[flow/config.mk]
export PLATFORM = sky130hd
export DESIGN_NAME = day12_top
export DESIGN_NICKNAME = day12_top
export VERILOG_FILES = /design/flow/design.v
export SDC_FILE = /design/flow/constraint.sdc
export NUM_CORES = 4
export LEC_CHECK = 0
export ABC_AREA = 1
export CAP_MARGIN = 20
export CORE_ASPECT_RATIO = 0.5
export CORE_MARGIN = 2
export CORE_UTILIZATION = 72
export CTS_CLUSTER_DIAMETER = 373
export CTS_CLUSTER_SIZE = 13
export PLACE_DENSITY_LB_ADDON = 0.12
export SETUP_SLACK_MARGIN = 2.3
export SLEW_MARGIN = 20
[flow/constraint.sdc]
create_clock -name core_clock -period 7.85 [get_ports {clk}]
set_input_delay 1.5700 -clock core_clock [delete_from_list [all_inputs] [get_ports {clk}]]
set_output_delay 1.5700 -clock core_clock [all_outputs]
set_load 0.01 [all_outputs]
[flow/design.v]
`timescale 1ns / 1ps
module accelerator (
    input  wire clk,
    input  wire rst_n,
    input  wire in_valid,
    input  wire [31:0] in_data,
    output wire in_ready,
    output wire out_valid,
    output wire [31:0] out_data,
    input  wire out_ready
);
parameter MAX_SHAPES = 8;
parameter MAX_REGION_W = 64;
parameter MAX_REGION_H = 64;
parameter MAX_SHAPE_CELLS = 16;
function integer clog2;
    input integer value;
    integer v;
    begin
        v = value - 1;
        for (clog2 = 0; v > 0; clog2 = clog2 + 1)
            v = v >> 1;
    end
endfunction
localparam integer SHAPE_IDX_W = clog2(MAX_SHAPES + 1);
localparam ST_IDLE        = 3'd0;
localparam ST_LOAD_SHAPES = 3'd1;
localparam ST_LOAD_REGION = 3'd2;
localparam ST_OUTPUT      = 3'd3;
reg [2:0] state;
reg [15:0] num_shapes;
reg [15:0] num_regions;
reg [15:0] regions_seen;
reg [31:0] regions_that_fit;
reg [7:0] shape_num_cells [0:MAX_SHAPES-1];
reg [SHAPE_IDX_W-1:0] shape_idx;
reg [1:0] shape_substate;  
reg [7:0] cells_remaining;
reg [15:0] region_w;
reg [15:0] region_h;
reg [7:0] region_q [0:MAX_SHAPES-1];
reg [1:0] region_substate;  
integer i;
wire accept = in_valid && in_ready;
wire shape_loading_done = (shape_idx >= num_shapes);
wire region_loading_done = (regions_seen >= num_regions);
assign in_ready =
    (state == ST_IDLE)        ? 1'b1 :
    (state == ST_LOAD_SHAPES) ? !shape_loading_done :
    (state == ST_LOAD_REGION) ? !region_loading_done :
    1'b0;  
assign out_valid = (state == ST_OUTPUT);
assign out_data  = regions_that_fit;
always @(posedge clk) begin
    if (!rst_n) begin
        state <= ST_IDLE;
        num_shapes <= 16'd0;
        num_regions <= 16'd0;
        regions_seen <= 16'd0;
        regions_that_fit <= 32'd0;
        shape_idx <= {SHAPE_IDX_W{1'b0}};
        shape_substate <= 2'd0;
        cells_remaining <= 8'd0;
        region_substate <= 2'd0;
        region_w <= 16'd0;
        region_h <= 16'd0;
        for (i = 0; i < MAX_SHAPES; i = i + 1) begin
            shape_num_cells[i] <= 8'd0;
            region_q[i] <= 8'd0;
        end
    end else begin
        case (state)
            ST_IDLE: begin
                if (accept) begin
                    num_shapes <= (in_data[15:0] > MAX_SHAPES) ? MAX_SHAPES : in_data[15:0];
                    num_regions <= in_data[31:16];
                    regions_seen <= 16'd0;
                    regions_that_fit <= 32'd0;
                    shape_idx <= {SHAPE_IDX_W{1'b0}};
                    shape_substate <= 2'd0;
                    cells_remaining <= 8'd0;
                    region_substate <= 2'd0;
                    state <= ST_LOAD_SHAPES;
                end
            end
            ST_LOAD_SHAPES: begin
                if (shape_idx >= num_shapes) begin
                    region_substate <= 2'd0;
                    state <= ST_LOAD_REGION;
                end else if (accept) begin
                    case (shape_substate)
                        2'd0: begin
                            shape_num_cells[shape_idx] <= in_data[23:16];
                            cells_remaining <= in_data[23:16];
                            if (in_data[23:16] == 0) begin
                                shape_idx <= shape_idx + 1'b1;
                                shape_substate <= 2'd0;
                            end else begin
                                shape_substate <= 2'd1;
                            end
                        end
                        2'd1: begin
                            if (cells_remaining <= 8'd4) begin
                                cells_remaining <= 8'd0;
                                shape_idx <= shape_idx + 1'b1;
                                shape_substate <= 2'd0;
                            end else begin
                                cells_remaining <= cells_remaining - 8'd4;
                                shape_substate <= 2'd1;
                            end
                        end
                        default: shape_substate <= 2'd0;
                    endcase
                end
            end
            ST_LOAD_REGION: begin
                if (regions_seen >= num_regions) begin
                    state <= ST_OUTPUT;
                end else if (accept) begin
                    case (region_substate)
                        2'd0: begin
                            region_w <= in_data[15:0];
                            region_h <= in_data[31:16];
                            for (i = 0; i < MAX_SHAPES; i = i + 1) begin
                                region_q[i] <= 8'd0;
                            end
                            region_substate <= 2'd1;
                        end
                        2'd1: begin
                            region_q[0] <= in_data[7:0];
                            if (MAX_SHAPES > 1) region_q[1] <= in_data[15:8];
                            if (MAX_SHAPES > 2) region_q[2] <= in_data[23:16];
                            if (MAX_SHAPES > 3) region_q[3] <= in_data[31:24];
                            region_substate <= 2'd2;
                        end
                        2'd2: begin
                            if (MAX_SHAPES > 4) region_q[4] <= in_data[7:0];
                            if (MAX_SHAPES > 5) region_q[5] <= in_data[15:8];
                            if (MAX_SHAPES > 6) region_q[6] <= in_data[23:16];
                            if (MAX_SHAPES > 7) region_q[7] <= in_data[31:24];
                            begin : area_calc_block
                                reg [31:0] ra;
                                reg [31:0] ta;
                                integer k;
                                ra = region_w * region_h;
                                ta = 32'd0;
                                for (k = 0; (k < MAX_SHAPES) && (k < 4); k = k + 1) begin
                                    ta = ta + (shape_num_cells[k] * region_q[k]);
                                end
                                if (MAX_SHAPES > 4) ta = ta + (shape_num_cells[4] * in_data[7:0]);
                                if (MAX_SHAPES > 5) ta = ta + (shape_num_cells[5] * in_data[15:8]);
                                if (MAX_SHAPES > 6) ta = ta + (shape_num_cells[6] * in_data[23:16]);
                                if (MAX_SHAPES > 7) ta = ta + (shape_num_cells[7] * in_data[31:24]);
                                if (ta <= ra) begin
                                    regions_that_fit <= regions_that_fit + 1'b1;
                                end
                            end
                            regions_seen <= regions_seen + 1'b1;
                            region_substate <= 2'd0;
                        end
                        default: region_substate <= 2'd0;
                    endcase
                end
            end
            ST_OUTPUT: begin
                if (out_valid && out_ready) begin
                    state <= ST_IDLE;
                end
            end
            default: state <= ST_IDLE;
        endcase
    end
end
endmodule
`timescale 1ns / 1ps
module day12_top #(
    parameter MAX_REGION_W = 64,
    parameter MAX_REGION_H = 64
) (
    input  wire clk,
    input  wire rst_n,
    input  wire in_valid,
    input  wire [31:0] in_data,
    output wire in_ready,
    output wire out_valid,
    output wire [31:0] out_data,
    input  wire out_ready
);
accelerator #(
    .MAX_REGION_W(MAX_REGION_W),
    .MAX_REGION_H(MAX_REGION_H)
) accel (
    .clk(clk),
    .rst_n(rst_n),
    .in_valid(in_valid),
    .in_data(in_data),
    .in_ready(in_ready),
    .out_valid(out_valid),
    .out_data(out_data),
    .out_ready(out_ready)
);
endmodule
[flow/run.sh]
#!/bin/bash
# the make line also repeats each setting of config.mk as NAME=value (left out here)
make -C /OpenROAD-flow-scripts/flow DESIGN_CONFIG=/design/flow/config.mk WORK_HOME=/design/flow/orfs CLKGATE_MAP_FILE= finish
==> impl_metrics.env, run 1 <==
# physical design summary
export IMPL_outcome="finished with violations"
export IMPL_failed_checks="negative setup slack"
export IMPL_hold_depth=2
export IMPL_reg2reg_slack_ns=-3.46
export IMPL_syn_area_um2=40700
export IMPL_htree_levels=1
export IMPL_antenna_left=0
export IMPL_p_int_mw=7.64
export IMPL_core_area_um2=55700
export IMPL_p_sw_mw=7.13
export IMPL_cts_tree="done"
export IMPL_reg2reg_to="accel.regions_that_fit[27]"
export IMPL_drv_slew=0
export IMPL_clkPwrFrac_pct=6.8
export IMPL_grtUsageMet2_pct=68.4
export IMPL_crit_buf_inv=14
export IMPL_period_minus_slack_ns=11.49
export IMPL_r2r_cells=61
export IMPL_muxShareOfSynthArea_pct=0
export IMPL_ys_sh_adder_pct=41.7
export IMPL_relSlewSlack_pct=14.6
export IMPL_path_depth=58
export IMPL_rsz0062_at_grt="yes"
export IMPL_wire_per_inst_um=17.9
export IMPL_seqPwrFrac_pct=8.8
export IMPL_async_reset_ff_share_pct=0
export IMPL_synth_warnings=2
export IMPL_hold_end="accel.num_shapes[10]"
export IMPL_setup_worst_path_class="in -> reg"
export IMPL_hold_path_startpoint="accel.num_shapes[10]"
export IMPL_route_vias_total=37400
export IMPL_p_sw_share_pct=48.3
export IMPL_whs_ns=0.444
export IMPL_max_stage_delay_ns=0.61
export IMPL_power_frac_comb_pct=84.4
export IMPL_r2r_start="accel.region_q[3][3]"
export IMPL_area_growth_pct=15.7
export IMPL_avgSynthCellArea_um2=7.36
export IMPL_largest_area_cell="fa_1"
export IMPL_fmax_ghz=0.0870
export IMPL_cp_top_family="adder cells"
export IMPL_final_period_utilization_pct=146
export IMPL_die_width_um=340
export IMPL_wl_um=120000
export IMPL_ir_worst_vdd_mv=1.30
export IMPL_gp_congestion=1.01
export IMPL_required_ns=8.31
export IMPL_clock_skew_ns=0.0335
export IMPL_cpMaxStageDelayCell="fa_1"
export IMPL_fin_tns_setup_ns=-115.26
export IMPL_top_cells_by_count="inv_1 (1,386), nand2_1 (1,279), fa_1 (532)"
export IMPL_die_area_um2=58600
export IMPL_yosys_area_um2=40700
export IMPL_hold_violations=0
export IMPL_root_buffer="clkbuf_16"
export IMPL_nets=7006
export IMPL_cpMostUsedCell="nand2_1"
export IMPL_p_leak_nw=27.6
export IMPL_yosys_area_top_type_share_pct=26.1
export IMPL_clk_latency_ns=0.57
export IMPL_powerSeq_mw=1.30
export IMPL_yosys_top_cells_area="fa_1 (26%), ha_1 (16%), inv_1 (13%)"
export IMPL_drt_initial_drc_count=3208
export IMPL_critPathCapture="accel.regions_that_fit[27]"
export IMPL_grt_busiest_layer="met2"
export IMPL_grt_max_degree=54
export IMPL_die_h_um=172
export IMPL_synth_flops=229
export IMPL_ys_cells=5535
export IMPL_initial_core_util_pct=73.1
export IMPL_clk_path_buf_depth=3
export IMPL_comb_power_mw=12.5
export IMPL_aoi_share_pct=6.91
export IMPL_cp_startpoint="in_data[4]"
export IMPL_setup_viol=32
export IMPL_final_util_pct=84.6
export IMPL_p_total_mw=14.8
export IMPL_ff_type="dfxtp_1"
export IMPL_antenna_found_initial=3
export IMPL_grt_pass1_wl_um=188000
export IMPL_dp_hpwl_um=95400
export IMPL_endpoint_kind="flip-flop"
export IMPL_simple_gate_share_pct=18.5
export IMPL_power_density_nw_per_um2=313
export IMPL_via_per_inst=5.57
export IMPL_grt_use_met3_pct=8.31
export IMPL_yosysMostFrequentCell="inv_1"
export IMPL_dr_pass1_iters=6
export IMPL_cts_buffers=21
export IMPL_holdBufCountCts=0
export IMPL_crit_arrival_ns=11.95
export IMPL_port_buffers=69
export IMPL_use_met1_pct=50.5
export IMPL_overflow=0
export IMPL_io_pins=70
export IMPL_ys_types=50
export IMPL_track_usage_pct=40.7
export IMPL_top_power_group="combinational logic"
export IMPL_setup_ws_ns=-3.64
export IMPL_warnings=30
export IMPL_grt_pass1_vias=37700
export IMPL_critPathMaxFanout=8
export IMPL_syn_inst=5535
export IMPL_place_ws_ns=-4.62
export IMPL_hp_class="reg -> reg"
export IMPL_clkTransAtPathRegs_ns=0.06
export IMPL_rows=61
export IMPL_crit_path_start_kind="input pin"
export IMPL_cts_sinks=229
export IMPL_yosys_area_share_xor_xnor_pct=4.71
export IMPL_edf_count=64
export IMPL_ys_top_logic_family="adder cells"
export IMPL_route_detailed_drc=0
export IMPL_clock_power_uw=998
export IMPL_worst_pin_slew_ns=1.28
export IMPL_drv_cap=0
export IMPL_synth_seq_share_pct=12.8
## per-stage QoR
step                instance area, um2  std cells
CTS                              46500       6688
detailed placement               45500       6636
global route                     47100       6699
global placement                 45500       6636
finish                           47100       6700
floorplan                        40900       5536
## repair_timing
item,in CTS,in global routing
resized,93,108
endpoints found under the setup margin,32,32
pin swaps,49,55
setup buffers,15,9
cloned,4,1
## cell type report
class,count,area (um2)
sequential,229,5230
clock inverter,2,16.3
tap,756,946
inverter,1401,5260
timing repair buffer,620,4960
multi-input combinational,3659,30200
clock buffer,31,563
antenna,2,5.00
fill,3437,8590
## routing by layer
layer	part of all wire, %	vias up
li1	-	17300
met1	38	17700
met2	46	1838
met3	9.8	455
met4	6.0	0
met5	0	-
==> run 2, diff against run 1 <==
- CORE_ASPECT_RATIO: 0.5 -> unset
- CORE_UTILIZATION: 72 -> 70
- CTS_CLUSTER_DIAMETER: 373 -> 331
- CTS_CLUSTER_SIZE: 13 -> unset
- PLACE_DENSITY_LB_ADDON: 0.12 -> unset
- SETUP_SLACK_MARGIN: 2.3 -> unset
==> run 2 against run 1 <==
Effect of this change:
- worst hold slack gained 0.0018 ns
- sequential share of layout area shrank 0.10 points
- combinational power is essentially flat
- critical path depth is the same
- global-route usage shrank 2.5 points
- die area grew 2.6%
- first-iteration DRC count shrank 17%
- count of clock-buffer cells in the layout grew 3
- synthesized area is the same
- the layout still fails its checks (negative setup slack)
==> impl_metrics.env, run 2 <==
# physical design summary
export IMPL_outcome="finished with violations"
export IMPL_failed_checks="negative setup slack"
export IMPL_setup_ws_ns=-3.58
export IMPL_yosys_area_top_type_share_pct=26.1
export IMPL_ys_cells=5535
export IMPL_clock_skew_ns=0.0316
export IMPL_holdBufCountCts=0
export IMPL_yosys_area_share_xor_xnor_pct=4.71
export IMPL_ir_worst_vdd_mv=1.47
export IMPL_track_usage_pct=38.2
export IMPL_crit_arrival_ns=11.87
export IMPL_worst_pin_slew_ns=1.13
export IMPL_path_depth=58
export IMPL_top_power_group="combinational logic"
export IMPL_whs_ns=0.446
export IMPL_setup_viol=32
export IMPL_top_cells_by_count="inv_1 (1,386), nand2_1 (1,279), fa_1 (532)"
export IMPL_ff_type="dfxtp_1"
export IMPL_ys_top_logic_family="adder cells"
export IMPL_p_sw_mw=7.09
export IMPL_clkTransAtPathRegs_ns=0.06
export IMPL_htree_levels=1
export IMPL_ys_sh_adder_pct=41.7
export IMPL_seqPwrFrac_pct=8.6
export IMPL_async_reset_ff_share_pct=0
export IMPL_powerSeq_mw=1.30
export IMPL_yosys_area_um2=40700
export IMPL_yosysMostFrequentCell="inv_1"
export IMPL_rsz0062_at_grt="yes"
export IMPL_aoi_share_pct=6.91
export IMPL_hp_class="reg -> reg"
export IMPL_io_pins=70
export IMPL_antenna_found_initial=1
export IMPL_endpoint_kind="flip-flop"
export IMPL_antenna_left=0
export IMPL_synth_flops=229
export IMPL_rows=88
export IMPL_simple_gate_share_pct=18.5
export IMPL_clock_power_mw=1.35
export IMPL_gp_congestion=0.992
export IMPL_hold_end="accel.num_shapes[13]"
export IMPL_grt_max_degree=89
export IMPL_p_int_mw=7.91
export IMPL_cpMostUsedCell="nand2_2"
export IMPL_comb_power_mw=12.3
export IMPL_wire_per_inst_um=17.1
export IMPL_port_buffers=69
export IMPL_required_ns=8.28
export IMPL_nets=7016
export IMPL_via_per_inst=5.45
export IMPL_p_sw_share_pct=47.3
export IMPL_grt_pass1_wl_um=182000
export IMPL_placed_cells=6638
export IMPL_syn_inst=5535
export IMPL_place_ws_ns=-4.65
export IMPL_clkPwrFrac_pct=9.0
export IMPL_muxShareOfSynthArea_pct=0
export IMPL_cts_tree="done"
export IMPL_critPathMaxFanout=7
export IMPL_cpMaxStageDelayCell="fa_1"
export IMPL_hold_path_startpoint="accel.num_shapes[13]"
export IMPL_grt_pass1_vias=36700
export IMPL_drv_cap=0
export IMPL_cts_sinks=229
export IMPL_cts_buffers=28
export IMPL_crit_path_start_kind="input pin"
export IMPL_r2r_start="accel.shape_num_cells[2][3]"
export IMPL_dp_hpwl_um=90600
export IMPL_largest_area_cell="fa_1"
export IMPL_die_h_um=245
export IMPL_clk_path_buf_depth=3
export IMPL_core_area_um2=57600
export IMPL_cp_startpoint="in_data[2]"
export IMPL_hold_violations=0
export IMPL_final_util_pct=82.6
export IMPL_dr_pass1_iters=7
export IMPL_yosys_top_cells_area="fa_1 (26%), ha_1 (16%), inv_1 (13%)"
export IMPL_drt_initial_drc_count=2661
export IMPL_route_detailed_drc=0
export IMPL_postPlaceCellArea_um2=45400
export IMPL_fillers=3919
export IMPL_crit_buf_inv=8
export IMPL_clk_latency_ns=0.61
export IMPL_synth_warnings=2
export IMPL_cp_top_family="adder cells"
export IMPL_critPathCapture="accel.regions_that_fit[27]"
export IMPL_reg2reg_slack_ns=-3.23
export IMPL_fin_area_um2=47600
export IMPL_wl_um=115000
export IMPL_hold_depth=2
export IMPL_reg2reg_to="accel.regions_that_fit[27]"
export IMPL_die_width_um=245
export IMPL_avgSynthCellArea_um2=7.36
export IMPL_stdcell_count=6731
export IMPL_warnings=32
export IMPL_final_period_utilization_pct=146
export IMPL_initial_core_util_pct=70.8
export IMPL_max_stage_delay_ns=0.60
export IMPL_fmax_ghz=0.0875
export IMPL_edf_count=64
export IMPL_die_area_um2=60100
export IMPL_p_leak_nw=27.8
export IMPL_area_growth_pct=16.7
export IMPL_ys_types=50
export IMPL_r2r_cells=53
export IMPL_root_buffer="clkbuf_16"
export IMPL_relSlewSlack_pct=24.3
export IMPL_power_density_nw_per_um2=315
export IMPL_syn_area_um2=40700
export IMPL_drv_slew=0
export IMPL_synth_seq_share_pct=12.8
export IMPL_route_vias_total=36700
export IMPL_overflow=0
export IMPL_period_minus_slack_ns=11.43
export IMPL_power_frac_comb_pct=82.3
export IMPL_setup_worst_path_class="in -> reg"
==> run 2: metrics by stage <==
step | TNS, ns | total power [mW]
detailed placement | -148.54 | 11.3
global route | -127.68 | 16.2
global placement | -137.99 | 11.1
CTS | -106.17 | 13.3
floorplan | -101.98 | 7.78
finish | -113.65 | 15.0
==> run 2: layout make-up <==
type	instances	area [um2]	area share, %
multi-input cells	3659	30200	63.5
clock inverters	18	198	0.416
inverters	1401	5260	11.1
clock buffers	34	754	1.59
flip-flops and latches	229	5230	11.0
well taps	765	957	2.01
repair buffers	623	4980	10.5
diodes	2	5.00	0.0105
==> run 2: routing by layer <==
metal / GRT usage, % / up-vias / share of wire (%)
met5: 0 / - / 0
met4: 19.4 / 0 / 6.4
met3: 4.45 / 353 / 7.1
met2: 65.7 / 1412 / 48
met1: 47.5 / 17600 / 38
li1: - / 17400 / -
==> run 2: what timing repair did <==
action	CTS	global route
endpoints found under the setup margin	32	32
gates resized	109	120
endpoints found under the hold margin	0	0
setup buffers	15	20
pin swaps	63	107
gates cloned	3	1
==> run 3, diff against run 2 <==
- CORE_UTILIZATION: 70 -> 72
- CTS_CLUSTER_DIAMETER: 331 -> unset
- clock period: 7.85 -> 18.0 ns (I/O delays scaled with it)
==> run 3 against run 2 <==
Effect of this change:
- the run now finishes clean
- non-clock buffer count is 532 lower
- cell area down 11%
- count of clock-buffer cells in the layout unchanged
- cell count is 8.1% lower
- clock power fell by 56%
- die area down 2.7%
- critical endpoint is now accel.regions_that_fit[11]
- sequential share of layout area up 1.3 points
- flip-flop count unchanged
==> impl_metrics.env, run 3 <==
# physical design summary
export IMPL_final_util_pct=75.7
export IMPL_power_frac_comb_pct=75.1
export IMPL_antenna_found_initial=1
export IMPL_rsz0062_at_grt="no"
export IMPL_cts_resized=0
export IMPL_top_cells_by_count="inv_1 (1,386), nand2_1 (1,279), fa_1 (532)"
export IMPL_yosys_area_top_type_share_pct=26.1
export IMPL_cts_sinks=229
export IMPL_max_stage_delay_ns=0.95
export IMPL_overflow=0
export IMPL_ir_worst_vdd_mv=0.387
export IMPL_logic_area_um2=29300
export IMPL_clk_latency_ns=0.60
export IMPL_fin_area_um2=42500
export IMPL_cpMostUsedCell="nand2_1"
export IMPL_endpoint_kind="flip-flop"
export IMPL_synth_flops=229
export IMPL_cts_tree="done"
export IMPL_r2r_cells=58
export IMPL_cts_buffers=29
export IMPL_reg2reg_slack_ns=5.82
export IMPL_period_minus_slack_ns=15.30
export IMPL_fin_tns_setup_ns=0
export IMPL_warnings=29
export IMPL_ys_cells=5535
export IMPL_gp_congestion=0.972
export IMPL_powerSeq_uw=579
export IMPL_hold_path_startpoint="accel.num_shapes[7]"
export IMPL_p_int_mw=2.29
export IMPL_root_buffer="clkbuf_16"
export IMPL_yosys_area_um2=40700
export IMPL_seqPwrFrac_pct=12.2
export IMPL_wl_um=104000
export IMPL_ys_types=50
export IMPL_io_pins=70
export IMPL_yosys_top_cells_area="fa_1 (26%), ha_1 (16%), inv_1 (13%)"
export IMPL_setup_viol=0
export IMPL_nets=6482
export IMPL_dp_hpwl_um=82000
export IMPL_crit_arrival_ns=15.81
export IMPL_hp_class="reg -> reg"
export IMPL_fillers=4466
export IMPL_wire_per_inst_um=16.7
export IMPL_die_width_um=242
export IMPL_via_per_inst=5.50
export IMPL_cp_startpoint="in_data[3]"
export IMPL_ff_type="dfxtp_1"
export IMPL_p_sw_mw=2.45
export IMPL_holdBufCountCts=0
export IMPL_yosys_area_share_xor_xnor_pct=4.71
export IMPL_clock_skew_ns=0.0209
export IMPL_syn_area_um2=40700
export IMPL_htree_levels=1
export IMPL_critPathCapture="accel.regions_that_fit[11]"
export IMPL_clkTransAtPathRegs_ns=0.06
export IMPL_ys_top_logic_family="adder cells"
export IMPL_worst_pin_slew_ns=1.09
export IMPL_p_leak_nw=25.0
export IMPL_cp_top_family="adder cells"
export IMPL_track_usage_pct=36.1
export IMPL_cts_setup_buffers=0
export IMPL_die_area_um2=58500
export IMPL_rows=87
export IMPL_hold_depth=2
export IMPL_fmax_ghz=0.0653
export IMPL_route_vias_total=34000
export IMPL_ys_sh_adder_pct=41.7
export IMPL_top_power_group="combinational logic"
export IMPL_syn_inst=5535
export IMPL_drt_initial_drc_count=2231
export IMPL_final_period_utilization_pct=85.0
export IMPL_largest_area_cell="fa_1"
export IMPL_required_ns=18.50
export IMPL_crit_buf_inv=8
export IMPL_setup_ws_ns=2.70
export IMPL_muxShareOfSynthArea_pct=0
export IMPL_synth_warnings=2
export IMPL_r2r_start="accel.region_q[3][2]"
export IMPL_p_sw_share_pct=51.7
export IMPL_simple_gate_share_pct=18.5
export IMPL_core_area_um2=56200
export IMPL_clk_path_buf_depth=3
export IMPL_regArea_um2=5230
export IMPL_cpMaxStageDelayCell="clkdlybuf4s50_1"
export IMPL_drv_slew=0
export IMPL_port_buffers=69
export IMPL_path_depth=59
export IMPL_async_reset_ff_share_pct=0
export IMPL_place_ws_ns=2.15
export IMPL_setup_worst_path_class="in -> reg"
export IMPL_aoi_share_pct=6.91
export IMPL_initial_core_util_pct=72.5
export IMPL_dr_pass1_iters=6
export IMPL_comb_power_mw=3.56
export IMPL_hold_violations=0
export IMPL_relSlewSlack_pct=27.4
export IMPL_die_h_um=242
export IMPL_antenna_left=0
export IMPL_synth_seq_share_pct=12.8
export IMPL_reg2reg_to="accel.regions_that_fit[11]"
export IMPL_crit_path_start_kind="input pin"
export IMPL_grt_max_degree=86
export IMPL_clock_power_uw=599
export IMPL_grt_pass1_wl_um=171000
export IMPL_route_detailed_drc=0
export IMPL_outcome="finished clean"
export IMPL_hold_end="accel.num_shapes[7]"
export IMPL_clkPwrFrac_pct=12.6
export IMPL_postPlaceCellArea_um2=41600
export IMPL_critPathMaxFanout=34
export IMPL_power_density_nw_per_um2=111
export IMPL_edf_count=64
export IMPL_stdcell_count=6189
export IMPL_yosysMostFrequentCell="inv_1"
export IMPL_drv_cap=0
export IMPL_area_growth_pct=4.42
export IMPL_avgSynthCellArea_um2=7.36
export IMPL_grt_pass1_vias=34000
export IMPL_placed_cells=6133
[run 3: per-layer routing]
| metal | vias to the layer above | GRT usage, % | routed length, um | share of wire (%) |
|---|---|---|---|---|
| met5 | - | 0 | 0 | 0 |
| met4 | 0 | 17.0 | 5580 | 5.4 |
| met3 | 280 | 3.92 | 7370 | 7.1 |
| met2 | 1208 | 61.6 | 49500 | 48 |
| met1 | 16200 | 46.3 | 41100 | 40 |
| li1 | 16300 | - | - | - |
[run 3: cell type report]
cell class	instances	area share (%)
antenna	2	0.0118
timing repair buffer	91	2.00
sequential	229	12.3
inverter	1401	12.4
multi-input combinational	3656	68.8
tap	756	2.22
clock buffer	34	1.77
clock inverter	20	0.500
[run 3: stage by stage]
step	total power, mW	hold WS (ns)
3_3_place_gp	4.03	0.432
4_1_cts	4.70	0.449
3_5_place_dp	4.07	0.440
5_1_grt	5.26	0.460
2_1_floorplan	3.29	0.419
6_report	4.74	0.449
==> run 4, diff against run 3 <==
- ABC_AREA: 1 -> 0
- CELL_PAD_IN_SITES_DETAIL_PLACEMENT: unset -> 2
- CORE_ASPECT_RATIO: unset -> 1.26
- CORE_UTILIZATION: 72 -> 18
- GPL_ROUTABILITY_DRIVEN: unset -> 0
- MIN_ROUTING_LAYER: unset -> met2
- SLEW_MARGIN: 20 -> 10
- TNS_END_PERCENT: unset -> 60
- clock period: 18.0 -> 13.9 ns (I/O delays scaled with it)
==> run 4 against run 3 <==
Effect of this change:
- the run now fails in 5_1_grt
- die area rose to 3.7 times the previous value
- synthesized cell count fell by 21%
- synthesized area fell by 5.0%
==> impl_metrics.env, run 4 <==
# yosys + openroad results
export IMPL_outcome="stopped before the end"
export IMPL_failing_step="5_1_grt"
export IMPL_tool_error="[ERROR GRT-0232] Routing congestion too high. Check the congestion heatmap in the GUI."
export IMPL_ys_sh_adder_pct=43.9
export IMPL_simple_gate_share_pct=19.3
export IMPL_yosys_area_share_xor_xnor_pct=4.35
export IMPL_cts_buffers=34
export IMPL_largest_area_cell="fa_1"
export IMPL_root_buffer="clkbuf_16"
export IMPL_muxShareOfSynthArea_pct=0.0809
export IMPL_cts_sinks=229
export IMPL_async_reset_ff_share_pct=0
export IMPL_die_area_um2=219000
export IMPL_dp_hpwl_um=140000
export IMPL_edf_count=64
export IMPL_syn_area_um2=38700
export IMPL_syn_inst=4373
export IMPL_htree_levels=2
export IMPL_aoi_share_pct=10.3
export IMPL_synth_warnings=2
export IMPL_port_buffers=69
export IMPL_ys_types=84
export IMPL_initial_core_util_pct=18.0
export IMPL_ff_type="dfxtp_1"
export IMPL_synth_flops=229
export IMPL_ys_cells=4373
export IMPL_core_area_um2=214000
export IMPL_io_pins=70
export IMPL_rows=191
export IMPL_yosys_top_cells_area="fa_1 (28%), ha_1 (16%), dfxtp_1 (8.5%)"
export IMPL_avgSynthCellArea_um2=8.85
export IMPL_synth_seq_share_pct=13.5
export IMPL_place_ws_ns=-2.18
export IMPL_die_width_um=417
export IMPL_yosys_area_top_type_share_pct=27.5
export IMPL_overflow=382
export IMPL_track_usage_pct=41.6
export IMPL_yosysMostFrequentCell="inv_1"
export IMPL_clk_path_buf_depth=3
export IMPL_placed_cells=7267
export IMPL_ys_top_logic_family="adder cells"
export IMPL_yosys_area_um2=38700
export IMPL_die_h_um=524
export IMPL_top_cells_by_count="inv_1 (705), fa_1 (532), and2_1 (523)"
## run 4: per-layer routing
metal	GRT overflow	global-route usage [%]
met1	-	-
met2	67	43.6
met3	158	45.1
met4	117	34.8
met5	40	27.8
## run 4: repair_timing
action / in CTS
gates cloned: 6
pin swaps: 97
resized: 256
setup buffers: 40
hold buffers: 0
endpoints found under the setup margin: 32
## run 4: stage by stage
step                      power, mW  instance area (um2)
after global placement         6.43                43700
after detailed placement       7.53                43700
after CTS                      10.2                46300
after floorplan                4.11                38700
==> run 5, diff against run 4 <==
- ABC_AREA: 0 -> unset
- CELL_PAD_IN_SITES_DETAIL_PLACEMENT: 2 -> unset
- CORE_ASPECT_RATIO: 1.26 -> unset
- CORE_UTILIZATION: 18 -> 40
- GPL_ROUTABILITY_DRIVEN: 0 -> unset
- MIN_ROUTING_LAYER: met2 -> unset
- SETUP_SLACK_MARGIN: unset -> 3.24
- SLEW_MARGIN: 10 -> 20
- TNS_END_PERCENT: 60 -> unset
- clock period: 13.9 -> 14.1 ns (I/O delays scaled with it)
==> run 5 against run 4 <==
Effect of this change:
- the run now finishes clean
- die area is 55% lower
- synthesized area unchanged
- synthesized cell count unchanged
==> impl_metrics.env, run 5 <==
# physical design summary
export IMPL_outcome="finished clean"
export IMPL_die_width_um=315
export IMPL_reg2reg_to="accel.regions_that_fit[6]"
export IMPL_r2r_cells=53
export IMPL_clk_path_buf_depth=3
export IMPL_port_buffers=69
export IMPL_powerSeq_uw=727
export IMPL_largest_area_cell="fa_1"
export IMPL_crit_arrival_ns=14.27
export IMPL_period_minus_slack_ns=13.74
export IMPL_yosys_top_cells_area="fa_1 (28%), ha_1 (16%), dfxtp_1 (8.5%)"
export IMPL_ys_types=84
export IMPL_ys_cells=4373
export IMPL_synth_warnings=2
export IMPL_p_sw_mw=3.26
export IMPL_ys_sh_adder_pct=43.9
export IMPL_root_buffer="clkbuf_16"
export IMPL_top_cells_by_count="inv_1 (705), fa_1 (532), and2_1 (523)"
export IMPL_power_frac_comb_pct=79.9
export IMPL_antenna_found_initial=14
export IMPL_warnings=30
export IMPL_endpoint_kind="flip-flop"
export IMPL_whs_ns=0.452
export IMPL_r2r_start="accel.shape_num_cells[3][5]"
export IMPL_die_h_um=315
export IMPL_drv_cap=0
export IMPL_clkPwrFrac_pct=10.4
export IMPL_clk_latency_ns=0.62
export IMPL_overflow=0
export IMPL_grt_pass1_wl_um=167000
export IMPL_comb_power_mw=6.00
export IMPL_route_vias_total=30000
export IMPL_clock_skew_ns=0.0254
export IMPL_simple_gate_share_pct=19.3
export IMPL_rows=114
export IMPL_antenna_left=0
export IMPL_wl_um=104000
export IMPL_relSlewSlack_pct=26.9
export IMPL_top_power_group="combinational logic"
export IMPL_synth_seq_share_pct=13.5
export IMPL_setup_ws_ns=0.359
export IMPL_ir_worst_vdd_mv=0.492
export IMPL_critPathCapture="accel.regions_that_fit[6]"
export IMPL_yosys_area_um2=38700
export IMPL_muxShareOfSynthArea_pct=0.0809
export IMPL_initial_core_util_pct=40.2
export IMPL_via_per_inst=5.16
export IMPL_cts_sinks=229
export IMPL_die_area_um2=99200
export IMPL_yosys_area_top_type_share_pct=27.5
export IMPL_aoi_share_pct=10.3
export IMPL_critPathMaxFanout=8
export IMPL_route_detailed_drc=0
export IMPL_clock_power_uw=778
export IMPL_clkTransAtPathRegs_ns=0.06
export IMPL_dp_hpwl_um=80900
export IMPL_setup_worst_path_class="in -> reg"
export IMPL_yosys_area_share_xor_xnor_pct=4.35
export IMPL_hold_path_startpoint="accel.num_regions[4]"
export IMPL_track_usage_pct=21.2
export IMPL_syn_area_um2=38700
export IMPL_placed_cells=5725
export IMPL_cp_top_family="adder cells"
export IMPL_drt_initial_drc_count=1628
export IMPL_crit_path_start_kind="input pin"
export IMPL_async_reset_ff_share_pct=0
export IMPL_core_area_um2=96300
export IMPL_rsz0062_at_grt="yes"
export IMPL_synth_flops=229
export IMPL_reg2reg_slack_ns=1.58
export IMPL_setup_viol=0
export IMPL_crit_buf_inv=11
export IMPL_fillers=9342
export IMPL_htree_levels=1
export IMPL_required_ns=14.63
export IMPL_ys_top_logic_family="adder cells"
export IMPL_hold_end="accel.num_regions[4]"
export IMPL_dr_pass1_iters=5
export IMPL_p_int_mw=4.24
export IMPL_cts_tree="done"
export IMPL_hold_depth=2
export IMPL_p_total_mw=7.50
export IMPL_fmax_ghz=0.0728
export IMPL_grt_max_degree=70
export IMPL_power_density_nw_per_um2=172
export IMPL_seqPwrFrac_pct=9.7
export IMPL_grt_pass1_vias=30700
export IMPL_place_ws_ns=-0.680
export IMPL_cpMostUsedCell="fa_1"
export IMPL_p_sw_share_pct=43.5
export IMPL_yosysMostFrequentCell="inv_1"
export IMPL_drv_slew=0
export IMPL_hp_class="reg -> reg"
export IMPL_holdBufCountCts=0
export IMPL_path_depth=56
export IMPL_avgSynthCellArea_um2=8.85
export IMPL_worst_pin_slew_ns=1.09
export IMPL_area_growth_pct=12.7
export IMPL_wire_per_inst_um=17.8
export IMPL_fin_tns_setup_ns=0
export IMPL_nets=5588
export IMPL_p_leak_nw=21.4
export IMPL_edf_count=64
export IMPL_cpMaxStageDelayCell="fa_1"
export IMPL_final_period_utilization_pct=97.5
export IMPL_syn_inst=4373
export IMPL_max_stage_delay_ns=0.51
export IMPL_stdcell_count=5819
export IMPL_cp_startpoint="in_data[3]"
export IMPL_gp_congestion=0.920
export IMPL_ff_type="dfxtp_1"
export IMPL_io_pins=70
export IMPL_cts_buffers=31
export IMPL_hold_violations=0
## run 5: layout make-up
cell class	count	area (um2)	area share [%]
multi-input cells	3279	30700	70.5
well taps	1276	1600	3.66
flip-flops and latches	229	5230	12.0
clock buffers	42	878	2.01
inverters	706	2650	6.08
repair buffers	267	2380	5.46
diodes	8	20.0	0.0459
clock inverters	12	111	0.255
## run 5: per-stage QoR
| stage | instance area (um2) | utilization [%] |
|---|---|---|
| after floorplan | 38800 | - |
| after global placement | 41800 | 43.4 |
| after detailed placement | 41800 | 43.4 |
| after CTS | 43300 | 45.0 |
| after global routing | 43600 | 45.3 |
| final | 43600 | 45.3 |
## run 5: routing by layer
| layer | vias to the layer above | GRT usage, % | wire [um] |
|---|---|---|---|
| met5 | - | 0 | 23 |
| met4 | 4 | 5.70 | 2950 |
| met3 | 154 | 2.99 | 6420 |
| met2 | 634 | 34.2 | 47000 |
| met1 | 14900 | 29.8 | 47200 |
| li1 | 14300 | - | - |
## run 5: timing repair
item,4_1_cts,5_1_grt
endpoints found under the setup margin,32,32
pin swaps,67,48
gates resized,87,54
setup buffers,24,1
cloned,5,1
==> run 6, diff against run 5 <==
- ABC_AREA: unset -> 0
- CORE_ASPECT_RATIO: unset -> 1.59
- CORE_UTILIZATION: 40 -> 72
- CTS_CLUSTER_DIAMETER: unset -> 216
- GPL_ROUTABILITY_DRIVEN: unset -> 1
- MAX_ROUTING_LAYER: unset -> met4
- PLACE_DENSITY: unset -> 0.67
- SETUP_SLACK_MARGIN: 3.24 -> 0.38
- clock period: 14.1 -> 8.43 ns (I/O delays scaled with it)
==> run 6 against run 5 <==
Effect of this change:
- now fails the layout checks on negative setup slack
- non-clock buffer count rose by 359
- cell area rose by 4.8%
- global-route usage rose by 23 points
- combinational power rose by 95%
- sequential power rose by 64%
- setup slack got worse by 4.6 ns
- critical path depth did not move
- sequential share of layout area fell by 0.55 points
- utilization rose by 40 points
- total power rose by 90%
==> impl_metrics.env, run 6 <==
# physical design summary
export IMPL_setup_ws_ns=-4.26
export IMPL_r2r_start="accel.shape_num_cells[3][2]"
export IMPL_root_buffer="clkbuf_16"
export IMPL_port_buffers=69
export IMPL_hold_depth=2
export IMPL_aoi_share_pct=10.3
export IMPL_path_depth=56
export IMPL_antenna_left=0
export IMPL_largest_area_cell="fa_1"
export IMPL_initial_core_util_pct=72.6
export IMPL_synth_seq_share_pct=13.5
export IMPL_syn_inst=4373
export IMPL_area_growth_pct=18.1
export IMPL_cts_buffers=26
export IMPL_clk_path_buf_depth=3
export IMPL_rows=107
export IMPL_endpoint_kind="flip-flop"
export IMPL_edf_count=64
export IMPL_failed_checks="negative setup slack"
export IMPL_p_total_mw=14.2
export IMPL_drv_slew=0
export IMPL_yosys_area_um2=38700
export IMPL_crit_buf_inv=10
export IMPL_synth_warnings=2
export IMPL_grt_pass1_wl_um=187000
export IMPL_syn_area_um2=38700
export IMPL_warnings=32
export IMPL_muxShareOfSynthArea_pct=0.0809
export IMPL_async_reset_ff_share_pct=0
export IMPL_setup_viol=32
export IMPL_reg2reg_slack_ns=-3.88
export IMPL_yosysMostFrequentCell="inv_1"
export IMPL_max_stage_delay_ns=0.55
export IMPL_yosys_area_share_xor_xnor_pct=4.35
export IMPL_avgSynthCellArea_um2=8.85
export IMPL_power_density_nw_per_um2=312
export IMPL_clock_skew_ns=0.0185
export IMPL_stdcell_count=5601
export IMPL_r2r_cells=56
export IMPL_power_frac_comb_pct=82.5
export IMPL_relSlewSlack_pct=30.8
export IMPL_worst_pin_slew_ns=1.04
export IMPL_nets=5942
export IMPL_cts_sinks=229
export IMPL_cpMaxStageDelayCell="fa_1"
export IMPL_io_pins=70
export IMPL_antenna_found_initial=5
export IMPL_fillers=3053
export IMPL_dr_pass1_iters=6
export IMPL_crit_path_start_kind="input pin"
export IMPL_grt_pass1_vias=36500
export IMPL_crit_arrival_ns=13.14
export IMPL_cp_top_family="adder cells"
export IMPL_p_leak_nw=23.2
export IMPL_hp_class="reg -> reg"
export IMPL_period_minus_slack_ns=12.69
export IMPL_top_cells_by_count="inv_1 (705), fa_1 (532), and2_1 (523)"
export IMPL_clkPwrFrac_pct=9.2
export IMPL_synth_flops=229
export IMPL_place_ws_ns=-5.24
export IMPL_rsz0062_at_grt="yes"
export IMPL_setup_worst_path_class="in -> reg"
export IMPL_wire_per_inst_um=21.3
export IMPL_htree_levels=1
export IMPL_ys_types=84
export IMPL_ff_type="dfxtp_1"
export IMPL_cp_startpoint="in_data[4]"
export IMPL_final_period_utilization_pct=151
export IMPL_simple_gate_share_pct=19.3
export IMPL_wl_um=119000
export IMPL_die_width_um=188
export IMPL_yosys_area_top_type_share_pct=27.5
export IMPL_critPathMaxFanout=8
export IMPL_critPathCapture="accel.regions_that_fit[10]"
export IMPL_required_ns=8.88
export IMPL_dp_hpwl_um=92900
export IMPL_overflow=0
export IMPL_clkTransAtPathRegs_ns=0.07
export IMPL_ir_worst_vdd_mv=0.807
export IMPL_clock_power_mw=1.30
export IMPL_ys_sh_adder_pct=43.9
export IMPL_route_vias_total=33900
export IMPL_die_area_um2=55700
export IMPL_cpMostUsedCell="fa_1"
export IMPL_drt_initial_drc_count=2103
export IMPL_placed_cells=5511
export IMPL_p_sw_mw=6.38
export IMPL_drv_cap=0
export IMPL_clk_latency_ns=0.60
export IMPL_seqPwrFrac_pct=8.4
export IMPL_fmax_ghz=0.0788
export IMPL_top_power_group="combinational logic"
export IMPL_ys_top_logic_family="adder cells"
export IMPL_track_usage_pct=44.7
export IMPL_hold_end="accel.cells_remaining[0]"
export IMPL_fin_tns_setup_ns=-135.12
export IMPL_via_per_inst=6.05
export IMPL_reg2reg_to="accel.regions_that_fit[10]"
export IMPL_yosys_top_cells_area="fa_1 (28%), ha_1 (16%), dfxtp_1 (8.5%)"
export IMPL_core_area_um2=53300
export IMPL_holdBufCountCts=0
export IMPL_ys_cells=4373
export IMPL_comb_power_mw=11.7
export IMPL_p_sw_share_pct=44.8
export IMPL_route_detailed_drc=0
export IMPL_grt_max_degree=70
export IMPL_cts_tree="done"
export IMPL_outcome="finished with violations"
export IMPL_p_int_mw=7.86
export IMPL_powerSeq_mw=1.19
export IMPL_hold_path_startpoint="accel.cells_remaining[0]"
export IMPL_hold_violations=0
export IMPL_die_h_um=296
export IMPL_gp_congestion=0.975
==> run 6: per-layer routing <==
metal  up-vias  global-route usage, %  part of all wire, %
li1      15000                      -                    -
met1     16500                   42.9                   32
met2      1602                   78.3                   50
met3       767                   5.99                  6.2
met4         0                   40.8                   12
met5         -                      -                    0
==> run 6: timing repair <==
| item | 4_1_cts | 5_1_grt |
|---|---|---|
| buffers inserted | 17 | 13 |
| cloned | 6 | 1 |
| pin swaps | 55 | 61 |
| endpoints found under the setup margin | 32 | 32 |
| gates resized | 98 | 78 |
==> run 6: final cells by class <==
| class | instances | area (um2) | share of cell area, % |
|---|---|---|---|
| Multi-Input combinational cell | 3279 | 30900 | 67.6 |
| Inverter | 706 | 2650 | 5.80 |
| Timing Repair Buffer | 626 | 5100 | 11.2 |
| Tap cell | 708 | 886 | 1.94 |
| Clock buffer | 29 | 672 | 1.47 |
| Sequential cell | 229 | 5230 | 11.4 |
| Antenna cell | 5 | 12.5 | 0.0274 |
| Clock inverter | 19 | 270 | 0.591 |
==> run 6: metrics by stage <==
stage / hold WS [ns] / utilization, % / instance area [um2]
finish: 0.457 / 85.8 / 45700
global route: 0.478 / 85.8 / 45700
CTS: 0.457 / 84.9 / 45200
detailed placement: 0.448 / 82.1 / 43700
global placement: 0.440 / 82.1 / 43700
floorplan: 0.432 / - / 38800
==> run 7, diff against run 6 <==
- CELL_PAD_IN_SITES_DETAIL_PLACEMENT: unset -> 1
- CORE_ASPECT_RATIO: 1.59 -> 0.69
- CORE_MARGIN: 2 -> 5
- CORE_UTILIZATION: 72 -> 56
- CTS_CLUSTER_DIAMETER: 216 -> 91
- PLACE_DENSITY: 0.67 -> 0.68
- SLEW_MARGIN: 20 -> 35
- TNS_END_PERCENT: unset -> 55
- clock period: 8.43 -> 11.1 ns (I/O delays scaled with it)
==> run 7 against run 6 <==
Effect of this change:
- the flow now stops in 5_1_grt
- synthesized cell count unchanged
- die area up 34%
- synthesized area unchanged
==> impl_metrics.env, run 7 <==
# yosys + openroad results
export IMPL_syn_inst=4373
export IMPL_edf_count=64
export IMPL_ys_types=84
export IMPL_port_buffers=69
export IMPL_ys_cells=4373
export IMPL_die_h_um=228
export IMPL_synth_warnings=2
export IMPL_dp_hpwl_um=113000
export IMPL_failing_step="5_1_grt"
export IMPL_yosys_top_cells_area="fa_1 (28%), ha_1 (16%), dfxtp_1 (8.5%)"
export IMPL_muxShareOfSynthArea_pct=0.0809
export IMPL_clk_path_buf_depth=3
export IMPL_yosysMostFrequentCell="inv_1"
export IMPL_core_area_um2=68800
export IMPL_async_reset_ff_share_pct=0
export IMPL_avgSynthCellArea_um2=8.85
export IMPL_simple_gate_share_pct=19.3
export IMPL_yosys_area_share_xor_xnor_pct=4.35
export IMPL_ys_sh_adder_pct=43.9
export IMPL_aoi_share_pct=10.3
export IMPL_gp_congestion=0.973
export IMPL_die_width_um=326
export IMPL_initial_core_util_pct=56.3
export IMPL_syn_area_um2=38700
export IMPL_top_cells_by_count="inv_1 (705), fa_1 (532), and2_1 (523)"
export IMPL_ys_top_logic_family="adder cells"
export IMPL_ff_type="dfxtp_1"
export IMPL_cts_buffers=27
export IMPL_outcome="stopped before the end"
export IMPL_cts_sinks=229
export IMPL_yosys_area_top_type_share_pct=27.5
export IMPL_synth_flops=229
export IMPL_root_buffer="clkbuf_16"
export IMPL_die_area_um2=74500
export IMPL_largest_area_cell="fa_1"
export IMPL_yosys_area_um2=38700
export IMPL_htree_levels=1
export IMPL_postPlaceCellArea_um2=42900
export IMPL_synth_seq_share_pct=13.5
export IMPL_rows=80
export IMPL_io_pins=70
export IMPL_holdBufCountCts=0
## run 7: per-stage QoR
step	setup TNS (ns)	total power, mW	setup slack (ns)	utilization, %	cells
after floorplan	-55.80	5.41	-1.76	-	4374
after global placement	-90.51	7.69	-2.84	62.4	5569
after detailed placement	-106.69	8.13	-3.35	62.4	5569
after CTS	-66.64	9.61	-2.19	64.9	5645
## run 7: what timing repair did
| action | CTS |
|---|---|
| pin swaps | 96 |
| setup endpoints to repair | 32 |
| gates cloned | 5 |
| buffers inserted | 23 |
| gates resized | 152 |
==> run 8, diff against run 7 <==
- ABC_AREA: 0 -> unset
- CELL_PAD_IN_SITES_DETAIL_PLACEMENT: 1 -> unset
- CORE_ASPECT_RATIO: 0.69 -> unset
- CORE_MARGIN: 5 -> 2
- CORE_UTILIZATION: 56 -> 72
- CTS_CLUSTER_DIAMETER: 91 -> unset
- GPL_ROUTABILITY_DRIVEN: 1 -> unset
- MAX_ROUTING_LAYER: met4 -> unset
- PLACE_DENSITY: 0.68 -> 0.38
- SETUP_SLACK_MARGIN: 0.38 -> unset
- SLEW_MARGIN: 35 -> 20
- TNS_END_PERCENT: 55 -> unset
- clock period: 11.1 -> 13.5 ns (I/O delays scaled with it)
==> run 8 against run 7 <==
Effect of this change:
- the layout now fails its checks (negative setup slack)
- synthesized area did not move
- die area fell by 25%
- synthesized cell count did not move
==> impl_metrics.env, run 8 <==
# physical design summary
export IMPL_dr_pass1_iters=5
export IMPL_antenna_found_initial=4
export IMPL_overflow=0
export IMPL_ys_sh_adder_pct=43.9
export IMPL_critPathCapture="accel.regions_that_fit[0]"
export IMPL_nets=5594
export IMPL_seqPwrFrac_pct=9.4
export IMPL_clk_latency_ns=0.60
export IMPL_cp_startpoint="in_data[1]"
export IMPL_grt_pass1_vias=32300
export IMPL_fmax_ghz=0.0736
export IMPL_root_buffer="clkbuf_16"
export IMPL_dp_hpwl_um=77300
export IMPL_route_detailed_drc=0
export IMPL_aoi_share_pct=10.3
export IMPL_track_usage_pct=37.1
export IMPL_cpMaxStageDelayCell="fa_2"
export IMPL_yosys_area_um2=38700
export IMPL_grt_max_degree=50
export IMPL_yosysMostFrequentCell="inv_1"
export IMPL_clock_power_uw=822
export IMPL_drt_initial_drc_count=2150
export IMPL_cpMostUsedCell="ha_1"
export IMPL_crit_buf_inv=11
export IMPL_comb_power_mw=6.48
export IMPL_synth_seq_share_pct=13.5
export IMPL_final_util_pct=81.5
export IMPL_worst_pin_slew_ns=1.01
export IMPL_reg2reg_slack_ns=1.18
export IMPL_route_vias_total=31400
export IMPL_r2r_cells=54
export IMPL_rsz0062_at_grt="yes"
export IMPL_hp_class="reg -> reg"
export IMPL_core_area_um2=52900
export IMPL_top_power_group="combinational logic"
export IMPL_rows=84
export IMPL_ys_cells=4373
export IMPL_yosys_top_cells_area="fa_1 (28%), ha_1 (16%), dfxtp_1 (8.5%)"
export IMPL_outcome="finished with violations"
export IMPL_final_period_utilization_pct=101
export IMPL_clkPwrFrac_pct=10.2
export IMPL_ff_type="dfxtp_1"
export IMPL_antenna_left=0
export IMPL_drv_cap=0
export IMPL_simple_gate_share_pct=19.3
export IMPL_via_per_inst=6.00
export IMPL_fin_tns_setup_ns=-1.76
export IMPL_grt_pass1_wl_um=166000
export IMPL_drv_slew=0
export IMPL_p_sw_share_pct=44.0
export IMPL_syn_area_um2=38700
export IMPL_io_pins=70
export IMPL_synth_warnings=2
export IMPL_wl_um=101000
export IMPL_warnings=31
export IMPL_largest_area_cell="fa_1"
export IMPL_required_ns=13.96
export IMPL_period_minus_slack_ns=13.58
export IMPL_hold_end="accel.cells_remaining[1]"
export IMPL_initial_core_util_pct=73.2
export IMPL_placed_cells=5146
export IMPL_die_area_um2=55600
export IMPL_hold_path_startpoint="accel.cells_remaining[1]"
export IMPL_ir_worst_vdd_mv=0.558
export IMPL_cp_top_family="adder cells"
export IMPL_cts_buffers=27
export IMPL_reg2reg_to="accel.regions_that_fit[0]"
export IMPL_failed_checks="negative setup slack"
export IMPL_ys_top_logic_family="adder cells"
export IMPL_power_density_nw_per_um2=187
export IMPL_whs_ns=0.450
export IMPL_powerSeq_uw=760
export IMPL_yosys_area_share_xor_xnor_pct=4.35
export IMPL_p_int_mw=4.52
export IMPL_hold_depth=2
export IMPL_p_leak_nw=21.4
export IMPL_crit_arrival_ns=14.04
export IMPL_clk_path_buf_depth=3
export IMPL_path_depth=51
export IMPL_async_reset_ff_share_pct=0
export IMPL_setup_worst_path_class="in -> reg"
export IMPL_setup_ws_ns=-0.0832
export IMPL_port_buffers=69
export IMPL_cts_sinks=229
export IMPL_syn_inst=4373
export IMPL_power_frac_comb_pct=80.4
export IMPL_die_h_um=236
export IMPL_cts_tree="done"
export IMPL_crit_path_start_kind="input pin"
export IMPL_avgSynthCellArea_um2=8.85
export IMPL_area_growth_pct=11.4
export IMPL_edf_count=64
export IMPL_hold_violations=0
export IMPL_stdcell_count=5230
export IMPL_muxShareOfSynthArea_pct=0.0809
export IMPL_max_stage_delay_ns=0.59
export IMPL_wire_per_inst_um=19.3
export IMPL_ys_types=84
export IMPL_gp_congestion=0.938
export IMPL_endpoint_kind="flip-flop"
export IMPL_setup_viol=32
export IMPL_r2r_start="accel.shape_num_cells[3][2]"
export IMPL_yosys_area_top_type_share_pct=27.5
export IMPL_critPathMaxFanout=8
export IMPL_clkTransAtPathRegs_ns=0.07
export IMPL_htree_levels=1
export IMPL_clock_skew_ns=0.0215
export IMPL_top_cells_by_count="inv_1 (705), fa_1 (532), and2_1 (523)"
export IMPL_p_sw_mw=3.54
export IMPL_die_width_um=236
export IMPL_relSlewSlack_pct=32.7
export IMPL_synth_flops=229
export IMPL_fillers=3527
## run 8: repair_timing
item | CTS | global route
buffers inserted | 11 | 17
pin swaps | 35 | 96
hold buffers | 0 | 0
gates cloned | 4 | 3
setup endpoints to repair | 32 | 32
gates resized | 110 | 95
## run 8: cell type report
class	count	area [um2]	share of cell area [%]
flip-flops and latches	229	5230	12.1
repair buffers	277	2450	5.68
clock buffers	34	733	1.70
well taps	688	861	2.00
diodes	1	2.50	0.00581
inverters	706	2650	6.15
clock inverters	16	250	0.581
multi-input cells	3279	30900	71.8
## run 8: per-stage QoR
step / worst slack, ns / cell area (um2) / power [mW]
2_1_floorplan: 0.00896 / 38700 / 4.30
3_3_place_gp: -0.963 / 41000 / 6.10
3_5_place_dp: -1.15 / 41000 / 6.19
4_1_cts: -0.0352 / 42500 / 7.42
5_1_grt: -0.556 / 43100 / 8.73
6_report: -0.0832 / 43100 / 8.06
## run 8: per-layer routing
metal / global-route usage, % / up-vias / part of all wire [%]
met5: 0 / - / 0.028
met2: 59.5 / 1257 / 45
li1: - / 14300 / -
met1: 51.9 / 15600 / 42
met4: 10.2 / 4 / 3.1
met3: 7.12 / 245 / 9.7
==> run 9, diff against run 8 <==
- CORE_UTILIZATION: 72 -> 66
- PLACE_DENSITY: 0.38 -> unset
- clock period: 13.5 -> 12.1 ns (I/O delays scaled with it)
==> run 9 against run 8 <==
Effect of this change:
- still fails the layout checks on negative setup slack
- synthesized area did not move
- global-route usage down 2.9 points
- utilization is 6.7 points lower
- critical path depth increased by 4
- die area increased by 8.9%
- clock power up 8.5%
- non-clock buffer count increased by 27
- first-iteration DRC count decreased by 11%
- combinational power increased by 7.1%
- flip-flop count did not move
- cell count rose by 2.2%
- setup slack lost 0.97 ns
- critical endpoint is now accel.regions_that_fit[14]
==> impl_metrics.env, run 9 <==
# physical design summary
export IMPL_clk_latency_ns=0.60
export IMPL_dp_hpwl_um=78600
export IMPL_route_vias_total=30700
export IMPL_seqPwrFrac_pct=9.8
export IMPL_crit_path_start_kind="input pin"
export IMPL_clkPwrFrac_pct=10.3
export IMPL_area_growth_pct=11.8
export IMPL_yosys_area_share_xor_xnor_pct=4.35
export IMPL_yosys_area_um2=38700
export IMPL_power_frac_comb_pct=80.0
export IMPL_io_pins=70
export IMPL_ff_type="dfxtp_1"
export IMPL_final_period_utilization_pct=109
export IMPL_wire_per_inst_um=18.9
export IMPL_route_met3_wl_um=9770
export IMPL_p_int_mw=4.89
export IMPL_wl_met1_um=42700
export IMPL_rows=88
export IMPL_ir_worst_vdd_mv=0.636
export IMPL_root_buffer="clkbuf_16"
export IMPL_path_depth=55
export IMPL_dr_pass1_iters=5
export IMPL_hp_class="reg -> reg"
export IMPL_outcome="finished with violations"
export IMPL_setup_viol=32
export IMPL_synth_flops=229
export IMPL_initial_core_util_pct=66.9
export IMPL_fillers=4509
export IMPL_synth_warnings=2
export IMPL_reg2reg_to="accel.regions_that_fit[14]"
export IMPL_top_cells_by_count="inv_1 (705), fa_1 (532), and2_1 (523)"
export IMPL_ys_cells=4373
export IMPL_power_density_nw_per_um2=201
export IMPL_fin_area_um2=43300
export IMPL_port_buffers=69
export IMPL_drt_initial_drc_count=1915
export IMPL_yosysMostFrequentCell="inv_1"
export IMPL_ys_sh_adder_pct=43.9
export IMPL_grt_max_degree=70
export IMPL_muxShareOfSynthArea_pct=0.0809
export IMPL_top_layer="met5"
export IMPL_period_minus_slack_ns=13.16
export IMPL_htree_levels=1
export IMPL_reg2reg_slack_ns=-0.21
export IMPL_cts_buffers=28
export IMPL_failed_checks="negative setup slack"
export IMPL_drv_cap=0
export IMPL_async_reset_ff_share_pct=0
export IMPL_clock_skew_ns=0.0215
export IMPL_cpMostUsedCell="ha_1"
export IMPL_critPathCapture="accel.regions_that_fit[14]"
export IMPL_cpMaxStageDelayCell="fa_1"
export IMPL_syn_area_um2=38700
export IMPL_warnings=32
export IMPL_p_sw_share_pct=43.6
export IMPL_critPathMaxFanout=7
export IMPL_simple_gate_share_pct=19.3
export IMPL_gp_congestion=0.970
export IMPL_rsz0062_at_grt="yes"
export IMPL_yosys_top_cells_area="fa_1 (28%), ha_1 (16%), dfxtp_1 (8.5%)"
export IMPL_crit_arrival_ns=13.68
export IMPL_setup_worst_path_class="in -> reg"
export IMPL_edf_count=64
export IMPL_die_width_um=246
export IMPL_largest_area_cell="fa_1"
export IMPL_clk_path_buf_depth=3
export IMPL_hold_end="accel.num_regions[6]"
export IMPL_die_area_um2=60600
export IMPL_ys_types=84
export IMPL_r2r_start="accel.shape_num_cells[3][4]"
export IMPL_wl_met2_um=45500
export IMPL_p_leak_nw=21.5
export IMPL_drv_slew=0
export IMPL_comb_power_mw=6.94
export IMPL_antenna_left=0
export IMPL_antenna_found_initial=10
export IMPL_p_total_mw=8.68
export IMPL_relSlewSlack_pct=34.6
export IMPL_yosys_area_top_type_share_pct=27.5
export IMPL_wl_um=101000
export IMPL_clkTransAtPathRegs_ns=0.06
export IMPL_crit_buf_inv=11
export IMPL_avgSynthCellArea_um2=8.85
export IMPL_hold_violations=0
export IMPL_ys_top_logic_family="adder cells"
export IMPL_top_power_group="combinational logic"
export IMPL_r2r_cells=54
export IMPL_grt_pass1_vias=31000
export IMPL_fmax_ghz=0.0760
export IMPL_synth_seq_share_pct=13.5
export IMPL_powerSeq_uw=847
export IMPL_postPlaceCellArea_um2=41400
export IMPL_max_stage_delay_ns=0.50
export IMPL_die_h_um=246
export IMPL_grt_pass1_wl_um=163000
export IMPL_via_per_inst=5.75
export IMPL_track_usage_pct=34.2
export IMPL_endpoint_kind="flip-flop"
export IMPL_clock_power_uw=892
export IMPL_syn_inst=4373
export IMPL_hold_depth=2
export IMPL_p_sw_mw=3.78
export IMPL_route_detailed_drc=0
export IMPL_setup_ws_ns=-1.06
export IMPL_aoi_share_pct=10.3
export IMPL_overflow=0
export IMPL_worst_pin_slew_ns=0.979
export IMPL_core_area_um2=57800
export IMPL_cts_tree="done"
export IMPL_cp_top_family="adder cells"
export IMPL_hold_path_startpoint="accel.num_regions[6]"
export IMPL_cp_startpoint="in_data[0]"
export IMPL_nets=5622
export IMPL_required_ns=12.62
export IMPL_cts_sinks=229
run 9: per-stage QoR:
stage / setup WS [ns] / setup TNS [ns] / hold slack (ns) / utilization (%) / instances
2_1_floorplan: -0.961 / -30.20 / 0.432 / - / 4374
3_3_place_gp: -1.82 / -58.10 / 0.441 / 71.7 / 5257
3_5_place_dp: -2.11 / -67.02 / 0.448 / 71.7 / 5257
4_1_cts: -1.07 / -32.83 / 0.457 / 74.1 / 5326
5_1_grt: -1.57 / -48.71 / 0.475 / 74.8 / 5336
6_report: -1.06 / -32.04 / 0.455 / 74.8 / 5345
run 9: per-layer routing:
layer	up-vias	track usage, %
li1	14400	-
met1	15100	46.9
met5	-	0
met4	4	10.1
met2	1004	53.4
met3	199	9.13
run 9: area by class of cell:
type,count,area [um2],area share [%]
clock buffers,35,757,1.75
clock inverters,16,200,0.463
well taps,765,957,2.21
diodes,11,27.5,0.0636
flip-flops and latches,229,5230,12.1
inverters,706,2650,6.13
repair buffers,304,2650,6.13
multi-input cells,3279,30800,71.2
run 9: timing repair:
action	4_1_cts	5_1_grt
pin swaps	30	56
setup endpoints to repair	32	32
buffers inserted	14	8
hold buffers	0	0
gates cloned	5	2
resized	77	87
==> run 10, diff against run 9 <==
- ABC_AREA: unset -> 1
- CORE_ASPECT_RATIO: unset -> 0.5
- CORE_UTILIZATION: 66 -> 72
- CTS_CLUSTER_DIAMETER: unset -> 364
- CTS_CLUSTER_SIZE: unset -> 14
- PLACE_DENSITY_LB_ADDON: unset -> 0.2
- SETUP_SLACK_MARGIN: unset -> 2.39
- clock period: 12.1 -> 8.13 ns (I/O delays scaled with it)
==> run 10 against run 9 <==
Effect of this change:
- via count up 21%
- critical endpoint is now accel.regions_that_fit[31]
- still fails the layout checks on negative setup slack
- total power up 66%
- clock power up 7.8%
- highest routed layer unchanged
- register-to-register slack worse by 2.8 ns
- first-iteration DRC count up 64%
- non-clock buffer count up 298
==> impl_metrics.env, run 10 <==
# physical design summary
export IMPL_async_reset_ff_share_pct=0
export IMPL_crit_buf_inv=8
export IMPL_hp_class="reg -> reg"
export IMPL_p_leak_nw=27.6
export IMPL_clkTransAtPathRegs_ns=0.07
export IMPL_muxShareOfSynthArea_pct=0
export IMPL_required_ns=8.52
export IMPL_overflow=0
export IMPL_relSlewSlack_pct=19.1
export IMPL_hold_depth=2
export IMPL_clk_latency_ns=0.58
export IMPL_grt_max_degree=88
export IMPL_die_width_um=340
export IMPL_synth_flops=229
export IMPL_reg2reg_slack_ns=-3.05
export IMPL_power_frac_comb_pct=84.6
export IMPL_antenna_found_initial=6
export IMPL_setup_worst_path_class="in -> reg"
export IMPL_cts_buffers=20
export IMPL_ys_types=50
export IMPL_final_util_pct=84.6
export IMPL_hold_path_startpoint="accel.num_shapes[9]"
export IMPL_drv_slew=0
export IMPL_cts_sinks=229
export IMPL_cp_startpoint="in_data[3]"
export IMPL_ys_top_logic_family="adder cells"
export IMPL_yosys_area_share_xor_xnor_pct=4.71
export IMPL_r2r_start="accel.shape_num_cells[3][3]"
export IMPL_dp_hpwl_um=93300
export IMPL_die_area_um2=58600
export IMPL_grt_pass1_wl_um=186000
export IMPL_fin_area_um2=47100
export IMPL_yosys_area_top_type_share_pct=26.1
export IMPL_failed_checks="negative setup slack"
export IMPL_top_cells_by_count="inv_1 (1,386), nand2_1 (1,279), fa_1 (532)"
export IMPL_wire_per_inst_um=17.7
export IMPL_port_buffers=69
export IMPL_drv_cap=0
export IMPL_fillers=3471
export IMPL_root_buffer="clkbuf_16"
export IMPL_seqPwrFrac_pct=8.7
export IMPL_aoi_share_pct=6.91
export IMPL_critPathCapture="accel.regions_that_fit[31]"
export IMPL_power_density_nw_per_um2=307
export IMPL_gp_congestion=0.981
export IMPL_avgSynthCellArea_um2=7.36
export IMPL_cp_top_family="adder cells"
export IMPL_htree_levels=1
export IMPL_largest_area_cell="fa_1"
export IMPL_p_sw_share_pct=49.1
export IMPL_clk_path_buf_depth=3
export IMPL_holdBufCountCts=0
export IMPL_fmax_ghz=0.0862
export IMPL_ys_cells=5535
export IMPL_place_ws_ns=-4.45
export IMPL_io_pins=70
export IMPL_endpoint_kind="flip-flop"
export IMPL_worst_pin_slew_ns=1.21
export IMPL_regArea_um2=5230
export IMPL_ir_worst_vdd_mv=1.26
export IMPL_whs_ns=0.449
export IMPL_postPlaceCellArea_um2=45400
export IMPL_setup_ws_ns=-3.47
export IMPL_max_stage_delay_ns=0.56
export IMPL_cpMaxStageDelayCell="fa_1"
export IMPL_setup_viol=32
export IMPL_initial_core_util_pct=73.1
export IMPL_final_period_utilization_pct=143
export IMPL_clock_power_uw=962
export IMPL_cts_tree="done"
export IMPL_path_depth=56
export IMPL_logic_area_um2=30300
export IMPL_wl_um=118000
export IMPL_route_detailed_drc=0
export IMPL_powerSeq_mw=1.26
export IMPL_fin_tns_setup_ns=-109.29
export IMPL_nets=6987
export IMPL_synth_warnings=2
export IMPL_dr_pass1_iters=6
export IMPL_period_minus_slack_ns=11.60
export IMPL_hold_violations=0
export IMPL_simple_gate_share_pct=18.5
export IMPL_reg2reg_to="accel.regions_that_fit[31]"
export IMPL_syn_inst=5535
export IMPL_clkPwrFrac_pct=6.7
export IMPL_outcome="finished with violations"
export IMPL_clock_skew_ns=0.0215
export IMPL_warnings=30
export IMPL_rows=61
export IMPL_hold_end="accel.num_shapes[9]"
export IMPL_crit_arrival_ns=11.99
export IMPL_via_per_inst=5.57
export IMPL_ys_sh_adder_pct=41.7
export IMPL_critPathMaxFanout=8
export IMPL_p_int_mw=7.35
export IMPL_edf_count=64
export IMPL_crit_path_start_kind="input pin"
export IMPL_top_power_group="combinational logic"
export IMPL_yosysMostFrequentCell="inv_1"
export IMPL_core_area_um2=55700
export IMPL_p_sw_mw=7.10
export IMPL_route_vias_total=37200
export IMPL_syn_area_um2=40700
export IMPL_track_usage_pct=40.1
export IMPL_ff_type="dfxtp_1"
export IMPL_comb_power_mw=12.2
export IMPL_yosys_area_um2=40700
export IMPL_synth_seq_share_pct=12.8
export IMPL_r2r_cells=55
export IMPL_grt_pass1_vias=37100
export IMPL_antenna_left=0
export IMPL_yosys_top_cells_area="fa_1 (26%), ha_1 (16%), inv_1 (13%)"
export IMPL_rsz0062_at_grt="yes"
export IMPL_die_h_um=172
export IMPL_area_growth_pct=15.6
export IMPL_drt_initial_drc_count=3144
-- run 10: final cells by class --
class | count | area share [%]
timing repair buffer | 602 | 10.3
clock inverter | 2 | 0.0876
inverter | 1401 | 11.2
sequential | 229 | 11.1
tap | 756 | 2.01
antenna | 2 | 0.0106
clock buffer | 29 | 1.13
multi-input combinational | 3659 | 64.2
-- run 10: what timing repair did --
action,4_1_cts,5_1_grt
gates resized,85,152
gates cloned,5,2
endpoints found under the setup margin,32,32
pin swaps,42,97
setup buffers,12,12
-- run 10: metrics by stage --
stage               total power [mW]  std cells
floorplan                       7.51       5536
global placement                11.1       6616
detailed placement              11.4       6616
CTS                             12.7       6664
global route                    15.5       6680
finish                          14.4       6680
-- run 10: per-layer routing --
layer | routed length, um | GRT usage, % | up-vias
li1 | - | - | 17300
met1 | 46600 | 52.0 | 17800
met2 | 55100 | 67.9 | 1722
met3 | 11300 | 7.10 | 345
met4 | 5220 | 14.8 | 2
met5 | 13 | 0 | -
Power and IR drop assume default switching activity.
